== build 48 ==
Design APB_Slave, start of the top module:
module APB_Slave#( parameter DWIDTH = 32, AWIDTH = 5)            
(   input                                      PCLK,             
    input                                   PRESETn,             
    input                                     PSELx,             
    input                                   PENABLE,             
    input                        [AWIDTH-1:0] PADDR,             
    input                                    PWRITE,             
    input                       [DWIDTH-1:0] PWDATA,             
    output reg                  [DWIDTH-1:0] PRDATA,             
    output                                   PREADY,             
    output                                   PSLVERR             
);
Settings: LEC_CHECK=0, CAP_MARGIN=20, CORE_MARGIN=2, CORE_UTILIZATION=68, SETUP_SLACK_MARGIN=1.06, SLEW_MARGIN=20; clock period 3.64 ns.
run.sh (not shown) runs the stock make flow with config.mk's settings and CLKGATE_MAP_FILE=.
Build 48 ran to completion and came out clean on the timing, design-rule and antenna checks.
diff inputs: build 48 => build 69
- removing SETUP_SLACK_MARGIN (formerly 1.06)
- changing CORE_UTILIZATION from 68 to 72
- setting CTS_CLUSTER_DIAMETER to 227 for the first time
- changing the clock period (ns, I/O delays scaled along) from 3.64 to 3.03
--- outcome ---
- Comparing build 48 and build 69, die height is higher on build 48.
- Diff build 48 -> build 69: number of standard-cell rows in the floorplan shrank by 3, clock-cell share of area shrank by 0.32 points.
- Of build 69 and build 48, it is build 69 that has the higher number of global-route vias before repair.
- Build 69 -> build 48: largest net degree at the start of global routing delta 0, exact match
- Setup slack: build 69 worse than build 48
- The higher share of the clock period used by the worst path after layout of build 48 and build 69 is in build 69.
- NOTE power per cell area build 48->build 69 increased by more than 10%
- The layout from build 69, despite a flow that completed every stage, fails the layout checks, with the failing checks listed as negative setup slack.
- NOTE first-iteration DRC count build 48->build 69 increased by more than a quarter
> inputs changed (build 69 -> build 47)
- CTS_CLUSTER_DIAMETER no longer set, was 227
- CORE_UTILIZATION now 40, was 72
- the clock period (ns, I/O delays scaled along) now 5.45, was 3.03
--- outcome ---
Via count: build 69 and build 47 compared, lower one is build 47. Looking at cell at the slowest stage of the critical path, the sky130_fd_sc_hd__or4_2 result is from build 47; the sky130_fd_sc_hd__nor4_4 one comes from build 69. Portion of the clock cycle consumed by the worst path in the final layout was higher in the run labelled build 69. Compared with build 69, in build 47 worst slack on hold paths higher; net switching power lower. Antenna cell count (lower): build 69. Diff build 69 -> build 47: sequential share of layout area climbed 3.5 points, aggregate global-route resource usage moved down. Build 69 and build 47: one clean run, build 47; the rest did not finish clean. In build 69 the implementation completed, yet the final layout does not meet the checks, the culprit being negative setup slack. Data-path buffer share of cell area in the final layout in build 47 is 4.5 points lower than in build 69.
Edits applied to the flow inputs when going from build 47 to build 50:
- MAX_ROUTING_LAYER: unset -> met4
- CORE_UTILIZATION: 40 -> 37
- CORE_ASPECT_RATIO: unset -> 0.52
- ABC_AREA: unset -> 1
- PLACE_DENSITY_LB_ADDON: unset -> 0.24
- CELL_PAD_IN_SITES_DETAIL_PLACEMENT: unset -> 1
- SETUP_SLACK_MARGIN: unset -> 0.18
- GPL_TIMING_DRIVEN: unset -> 0
- CTS_CLUSTER_SIZE: unset -> 46
- the clock period (ns, I/O delays scaled along): 5.45 -> 8.39
Results
- Taking build 50 over build 47, the instance count after placement with tap cells included ratio works out to 1.6.
- Between build 50 and build 47, number of filler cells placed in the layout is higher for build 50, build 47 comes in under that.
- From build 47 to build 50 the numbers moved as follows: global placer's final weighted congestion has increased, wire length climbed 57%, met1 demand-to-capacity share in global routing shows an increase of 14 points, count of plain and timing-repair buffers in the layout saw an increase.
- Compared with build 47, in build 50 sequential share of layout area shows a reduction of 5.4 points, die area grew by 16%.
- Build 50 vs build 47: height of the die down


Starting RTL as in the previous note.
clock: 3.03 ns
lec_check: 0
cap_margin: 40
core_aspect_ratio: 0.89
core_margin: 2
core_utilization: 72
cts_cluster_diameter: 328
cts_cluster_size: 19
place_density_lb_addon: 0.04
setup_slack_margin: 0.87
slew_margin: 20
tns_end_percent: 80
The first run reached the layout checks and failed them: setup timing.
Next try:
Settings changed: CAP_MARGIN 40 to 20, CELL_PAD_IN_SITES_GLOBAL_PLACEMENT set to 2, CORE_ASPECT_RATIO 0.89 to not set, CORE_UTILIZATION 72 to 40, CTS_CLUSTER_DIAMETER 328 to 230, CTS_CLUSTER_SIZE 19 to not set, GPL_ROUTABILITY_DRIVEN set to 0, HOLD_SLACK_MARGIN set to 0.07, MIN_ROUTING_LAYER set to met2, PLACE_DENSITY_LB_ADDON 0.04 to not set, SETUP_SLACK_MARGIN 0.87 to not set, TNS_END_PERCENT 80 to not set.
Clock period 3.03 ns to 5.5 ns, I/O delays scaled along.
Now the flow went through all stages and came out clean.
Die size came out higher by 78%.
Via count came out higher by 15%.
First-iteration DRC count came out higher by 37%.
Final area came out lower by 3.4%.
Power is estimated from default activity; no workload was simulated.
